==> trial 71 <==
Design ted, start of the top module:
module ted
(
	input         clk,				 
	input         reset,
	input  [15:0] addr_in,
	output [15:0] addr_out,
	input   [7:0] data_in,
	output  [7:0] data_out,
	input         rw,
	output        cpuclk,			 
	output  [6:0] color,				 
	output        csync,
	output reg    hsync,
	output reg    vsync,
	output reg    hblank,
	output reg    vblank_out,
	input         wide,
	output        ce_pix,
	output        irq,
	output        ba,
	output reg    cs_io,
	output reg    cs_ram,
	output reg    cs0,
	output reg    cs1,
	output reg    aec,
	output  [4:0] snd,
	output        pal,
	input   [7:0] k,
	input   [1:0] tvmode,
	output        cpuenable			 
);
parameter TIMER1LO=6'h00;
parameter TIMER1HI=6'h01;
parameter TIMER2LO=6'h02;
parameter TIMER2HI=6'h03;
parameter TIMER3LO=6'h04;
parameter TIMER3HI=6'h05;
parameter CONTROL1=6'h06;
parameter CONTROL2=6'h07;
parameter KEYLATCH=6'h08;
parameter IRQ		=6'h09;
parameter IRQEN	=6'h0A;
parameter RASTER	=6'h0B;
parameter CURPOSHI=6'h0C;
parameter CURPOSLO=6'h0D;
parameter CH1FREQLO=6'h0E;
parameter CH2FREQLO=6'h0F;
parameter CH2FREQHI=6'h10;
parameter SOUNDCTRL=6'h11;
parameter BMAPBASE=6'h12;
parameter CHARBASE=6'h13;
parameter VIDEOBASE=6'h14;
parameter BGCOLOR0=6'h15;
parameter BGCOLOR1=6'h16;
parameter BGCOLOR2=6'h17;
parameter BGCOLOR3=6'h18;
parameter EXCOLOR=6'h19;
  ...
Settings: LEC_CHECK=0, CAP_MARGIN=20, CORE_MARGIN=2, CORE_UTILIZATION=72, CTS_CLUSTER_SIZE=45, PLACE_DENSITY=0.64, SETUP_SLACK_MARGIN=0.66, SLEW_MARGIN=20; clock period 3.35 ns.
run.sh (not shown) runs the stock make flow with config.mk's settings and CLKGATE_MAP_FILE=.
==> trial 60 (differences from trial 71) <==
CORE_UTILIZATION = 40   (was 72)
CTS_CLUSTER_SIZE = default   (was 45)
PLACE_DENSITY = default   (was 0.64)
SETUP_SLACK_MARGIN = default   (was 0.66)
==> flow/constraint.sdc (replaced) <==
create_clock -name core_clock -period 3.5 [get_ports {clk}]
set_input_delay 0.7000 -clock core_clock [delete_from_list [all_inputs] [get_ports {clk}]]
set_output_delay 0.7000 -clock core_clock [all_outputs]
set_load 0.01 [all_outputs]
==> trial 59 (differences from trial 71) <==
CTS_CLUSTER_DIAMETER = 354   (was default)
CTS_CLUSTER_SIZE = 22   (was 45)
PLACE_DENSITY = default   (was 0.64)
PLACE_DENSITY_LB_ADDON = 0.0   (was default)
SETUP_SLACK_MARGIN = default   (was 0.66)
==> flow/constraint.sdc (replaced) <==
create_clock -name core_clock -period 6.13 [get_ports {clk}]
set_input_delay 1.2260 -clock core_clock [delete_from_list [all_inputs] [get_ports {clk}]]
set_output_delay 1.2260 -clock core_clock [all_outputs]
set_load 0.01 [all_outputs]
==> results <==
- Trial 59 finished with timing, DRC and antenna clean. Trial 60 finished clean. Trial 71 produced a clean layout.
- In trial 71 the worst setup slack is better than in trial 60, by 0.14 ns.
- Sequential share of layout area, lowest first: trial 60, trial 71, trial 59.
- Area after synthesis is the same in trial 59 and trial 60.
- Clock skew: trial 71 is higher than trial 60 (0.082 ns).
- In trial 60 the cell area is larger than in trial 59, by 10%.

* * *

==> run K <==
ted again, from the RTL that the note above started with.
clock: 6.13 ns
lec_check: 0
cap_margin: 20
core_margin: 2
core_utilization: 72
cts_cluster_diameter: 359
place_density_lb_addon: 0.0
slew_margin: 20
tns_end_percent: 5
==> run H (differences from run K) <==
CORE_UTILIZATION = 40   (was 72)
CTS_CLUSTER_DIAMETER = 332   (was 359)
GPL_TIMING_DRIVEN = 0   (was not set)
PLACE_DENSITY_LB_ADDON = not set   (was 0.0)
TNS_END_PERCENT = not set   (was 5)
==> flow/constraint.sdc (replaced) <==
create_clock -name core_clock -period 10.0 [get_ports {clk}]
set_input_delay 2.0000 -clock core_clock [delete_from_list [all_inputs] [get_ports {clk}]]
set_output_delay 2.0000 -clock core_clock [all_outputs]
set_load 0.01 [all_outputs]
==> run B (differences from run K) <==
ABC_AREA = 1   (was not set)
CAP_MARGIN = 40   (was 20)
CORE_ASPECT_RATIO = 0.7   (was not set)
CTS_CLUSTER_DIAMETER = 365   (was 359)
CTS_CLUSTER_SIZE = 11   (was not set)
HOLD_SLACK_MARGIN = 0.29   (was not set)
PLACE_DENSITY = 0.39   (was not set)
PLACE_DENSITY_LB_ADDON = not set   (was 0.0)
SETUP_SLACK_MARGIN = 0.99   (was not set)
==> flow/constraint.sdc (replaced) <==
create_clock -name core_clock -period 3.31 [get_ports {clk}]
set_input_delay 0.6620 -clock core_clock [delete_from_list [all_inputs] [get_ports {clk}]]
set_output_delay 0.6620 -clock core_clock [all_outputs]
set_load 0.01 [all_outputs]
==> run G (differences from run K) <==
CORE_UTILIZATION = 40   (was 72)
CTS_CLUSTER_DIAMETER = not set   (was 359)
PLACE_DENSITY_LB_ADDON = not set   (was 0.0)
TNS_END_PERCENT = not set   (was 5)
==> flow/constraint.sdc (replaced) <==
create_clock -name core_clock -period 5.95 [get_ports {clk}]
set_input_delay 1.1900 -clock core_clock [delete_from_list [all_inputs] [get_ports {clk}]]
set_output_delay 1.1900 -clock core_clock [all_outputs]
set_load 0.01 [all_outputs]
==> summary of the runs <==
Run H ran to the end with no violations. Run G completed without violations. Run B passed the timing, design-rule and antenna checks. Run K went through all stages and came out clean. Total power, lowest first: run H, run K, run G, run B. The lowest global-route usage belongs to run G, the highest to run B. The lowest clock skew belongs to run H, the highest to run K. Sequential power: run G is higher than run H (68%). The lowest clock power belongs to run H, the highest to run B. Combinational power, highest first: run B, run G, run K, run H.
==> figures <==
item                                                                     run G                    run B                    run H                    run K
Result of the run                                      complete, no violations  complete, no violations  complete, no violations  complete, no violations
Detail Route met3 WL                                                   13.8 mm                  33.1 mm                  16.6 mm                  16.7 mm
Power attributed to the clock group                                    8.84 mW                  11.9 mW                  5.11 mW                  7.38 mW
Number of warnings in the stage logs                                        65                       67                       41                       92
Portion of total power attributed to sequential cells                    0.463                    0.525                    0.466                    0.499
Total of clock buffers placed in the layout                                190                      118                      191                      159
Clock power share                                                        0.511                    0.435                    0.501                    0.474
Required time of the critical path                                     4.76 ns                  3.87 ns                  8.00 ns                  4.90 ns
Power group with the highest consumption                     the clock network         sequential cells        the clock network         sequential cells
Horizontal extent of the die                                            363 um                   323 um                   363 um                   271 um
Flip-flop and latch area                                            23900 um^2               23900 um^2               23900 um^2               23900 um^2
Kind of start point of the critical path                              register                 register               input port                 register
Slowest stage cell, crit path                                  clkdlybuf4s50_1                   nor2_1                 clkbuf_1          clkdlybuf4s50_1

* * *

==> build 76: inputs <==
Starting RTL as in the previous note.
clock: 3.34 ns
lec_check: 0
cap_margin: 25
core_aspect_ratio: 0.67
core_margin: 2
core_utilization: 72
cts_cluster_diameter: 174
gpl_timing_driven: 1
max_routing_layer: met5
place_density: 0.66
setup_slack_margin: 0.41
slew_margin: 20
tns_end_percent: 25
==> build 75: changes against build 76 <==
Settings changed: CAP_MARGIN 25 to 20, CORE_ASPECT_RATIO 0.67 to not set, CORE_UTILIZATION 72 to 14, CTS_CLUSTER_DIAMETER 174 to not set, GPL_TIMING_DRIVEN 1 to not set, MAX_ROUTING_LAYER met5 to not set, PLACE_DENSITY 0.66 to not set, SETUP_SLACK_MARGIN 0.41 to not set, TNS_END_PERCENT 25 to not set.
==> flow/constraint.sdc (replaced) <==
create_clock -name core_clock -period 15.0 [get_ports {clk}]
set_input_delay 3.0000 -clock core_clock [delete_from_list [all_inputs] [get_ports {clk}]]
set_output_delay 3.0000 -clock core_clock [all_outputs]
set_load 0.01 [all_outputs]
==> notes <==
In build 75 the worst hold slack is better than in build 76, by 9.6 ps. The sequential power of build 76 is 4.5 times that of build 75. Final cell count: build 76 is smaller than build 75 (about 33%). In synthesized cell count, build 76 and build 75 do not differ. In build 76 the clock-buffer cell count is lower than in build 75, by 25. Wire length: build 76 is larger than build 75 (12%).

* * *

==> run a <==
Starting RTL as in the previous note.
Settings: LEC_CHECK=0, ABC_AREA=1, CAP_MARGIN=25, CELL_PAD_IN_SITES_DETAIL_PLACEMENT=2, CORE_ASPECT_RATIO=0.63, CORE_MARGIN=8, CORE_UTILIZATION=42, CTS_CLUSTER_DIAMETER=110, CTS_CLUSTER_SIZE=87, GPL_TIMING_DRIVEN=1, HOLD_SLACK_MARGIN=0.13, MAX_ROUTING_LAYER=met5, MIN_ROUTING_LAYER=met2, PLACE_DENSITY=0.75, SETUP_SLACK_MARGIN=0.72, SLEW_MARGIN=20, TNS_END_PERCENT=20; clock period 6.91 ns.
==> run b (differences from run a) <==
ABC_AREA = unset   (was 1)
CAP_MARGIN = 20   (was 25)
CELL_PAD_IN_SITES_DETAIL_PLACEMENT = unset   (was 2)
CORE_ASPECT_RATIO = unset   (was 0.63)
CORE_MARGIN = 2   (was 8)
CORE_UTILIZATION = 70   (was 42)
CTS_CLUSTER_DIAMETER = unset   (was 110)
CTS_CLUSTER_SIZE = unset   (was 87)
GPL_TIMING_DRIVEN = unset   (was 1)
HOLD_SLACK_MARGIN = unset   (was 0.13)
MAX_ROUTING_LAYER = unset   (was met5)
MIN_ROUTING_LAYER = unset   (was met2)
PLACE_DENSITY = unset   (was 0.75)
SETUP_SLACK_MARGIN = 0.52   (was 0.72)
TNS_END_PERCENT = unset   (was 20)
==> flow/constraint.sdc (replaced) <==
create_clock -name core_clock -period 3.68 [get_ports {clk}]
set_input_delay 0.7360 -clock core_clock [delete_from_list [all_inputs] [get_ports {clk}]]
set_output_delay 0.7360 -clock core_clock [all_outputs]
set_load 0.01 [all_outputs]
==> run c (differences from run a) <==
ABC_AREA = unset   (was 1)
CAP_MARGIN = 20   (was 25)
CELL_PAD_IN_SITES_DETAIL_PLACEMENT = unset   (was 2)
CORE_ASPECT_RATIO = unset   (was 0.63)
CORE_MARGIN = 2   (was 8)
CORE_UTILIZATION = 40   (was 42)
CTS_CLUSTER_DIAMETER = unset   (was 110)
CTS_CLUSTER_SIZE = unset   (was 87)
GPL_TIMING_DRIVEN = unset   (was 1)
HOLD_SLACK_MARGIN = unset   (was 0.13)
MAX_ROUTING_LAYER = unset   (was met5)
MIN_ROUTING_LAYER = unset   (was met2)
PLACE_DENSITY = unset   (was 0.75)
SETUP_SLACK_MARGIN = -0.32   (was 0.72)
TNS_END_PERCENT = unset   (was 20)
==> flow/constraint.sdc (replaced) <==
create_clock -name core_clock -period 5.95 [get_ports {clk}]
set_input_delay 1.1900 -clock core_clock [delete_from_list [all_inputs] [get_ports {clk}]]
set_output_delay 1.1900 -clock core_clock [all_outputs]
set_load 0.01 [all_outputs]
==> run d (differences from run a) <==
ABC_AREA = unset   (was 1)
CAP_MARGIN = 0   (was 25)
CELL_PAD_IN_SITES_DETAIL_PLACEMENT = unset   (was 2)
CORE_ASPECT_RATIO = 0.67   (was 0.63)
CORE_MARGIN = 2   (was 8)
CORE_UTILIZATION = 72   (was 42)
CTS_CLUSTER_DIAMETER = 29   (was 110)
CTS_CLUSTER_SIZE = unset   (was 87)
HOLD_SLACK_MARGIN = unset   (was 0.13)
MIN_ROUTING_LAYER = unset   (was met2)
PLACE_DENSITY = 0.66   (was 0.75)
SETUP_SLACK_MARGIN = 0.41   (was 0.72)
TNS_END_PERCENT = 25   (was 20)
==> flow/constraint.sdc (replaced) <==
create_clock -name core_clock -period 3.34 [get_ports {clk}]
set_input_delay 0.6680 -clock core_clock [delete_from_list [all_inputs] [get_ports {clk}]]
set_output_delay 0.6680 -clock core_clock [all_outputs]
set_load 0.01 [all_outputs]
==> comparison table <==
| metric | run c | run a | run b | run d |
|---|---|---|---|---|
| Result of the run | complete, no violations | stopped before the end | complete, no violations | complete, no violations |
| Last stage reached | - | 3_5_place_dp | - | - |
| Core area | 0.128 mm2 | 0.121 mm2 | 0.0728 mm2 | 0.0710 mm2 |
| Fillers | 12,708 | - | 4,367 | 3,443 |
| Avg WL per Cell | 20.4 um | - | 23.7 um | 26.1 um |
| Total net switching power | 3.85 mW | - | 5.98 mW | 7.77 mW |
| Vias in the first global route | 41,783 | - | 47,578 | 50,924 |
| Total overflow reported by the global router | 0 | - | 0 | 0 |
| Unrepaired setup endpoints after global routing | no | - | yes | yes |
| Startpoint of the most critical hold path | resetCnt1Irq | - | reset | reset |
| Netlist Area Pre-Place | 0.0514 mm2 | 0.0513 mm2 | 0.0514 mm2 | 0.0514 mm2 |
| Global-route wire length before repair | 255,000 um | - | 272,000 um | 301,000 um |
| Arrival time at the worst endpoint | 3.34 ns | - | 2.53 ns | 2.60 ns |
| Max FO, Critical Path | 4 | - | 4 | 4 |
| Final Non-Filler Cells | 8,152 | - | 7,556 | 7,678 |
| Clock latency on the worst-skew pair | 0.79 ns | - | 0.76 ns | 0.77 ns |
Power is estimated from default activity; no workload was simulated.
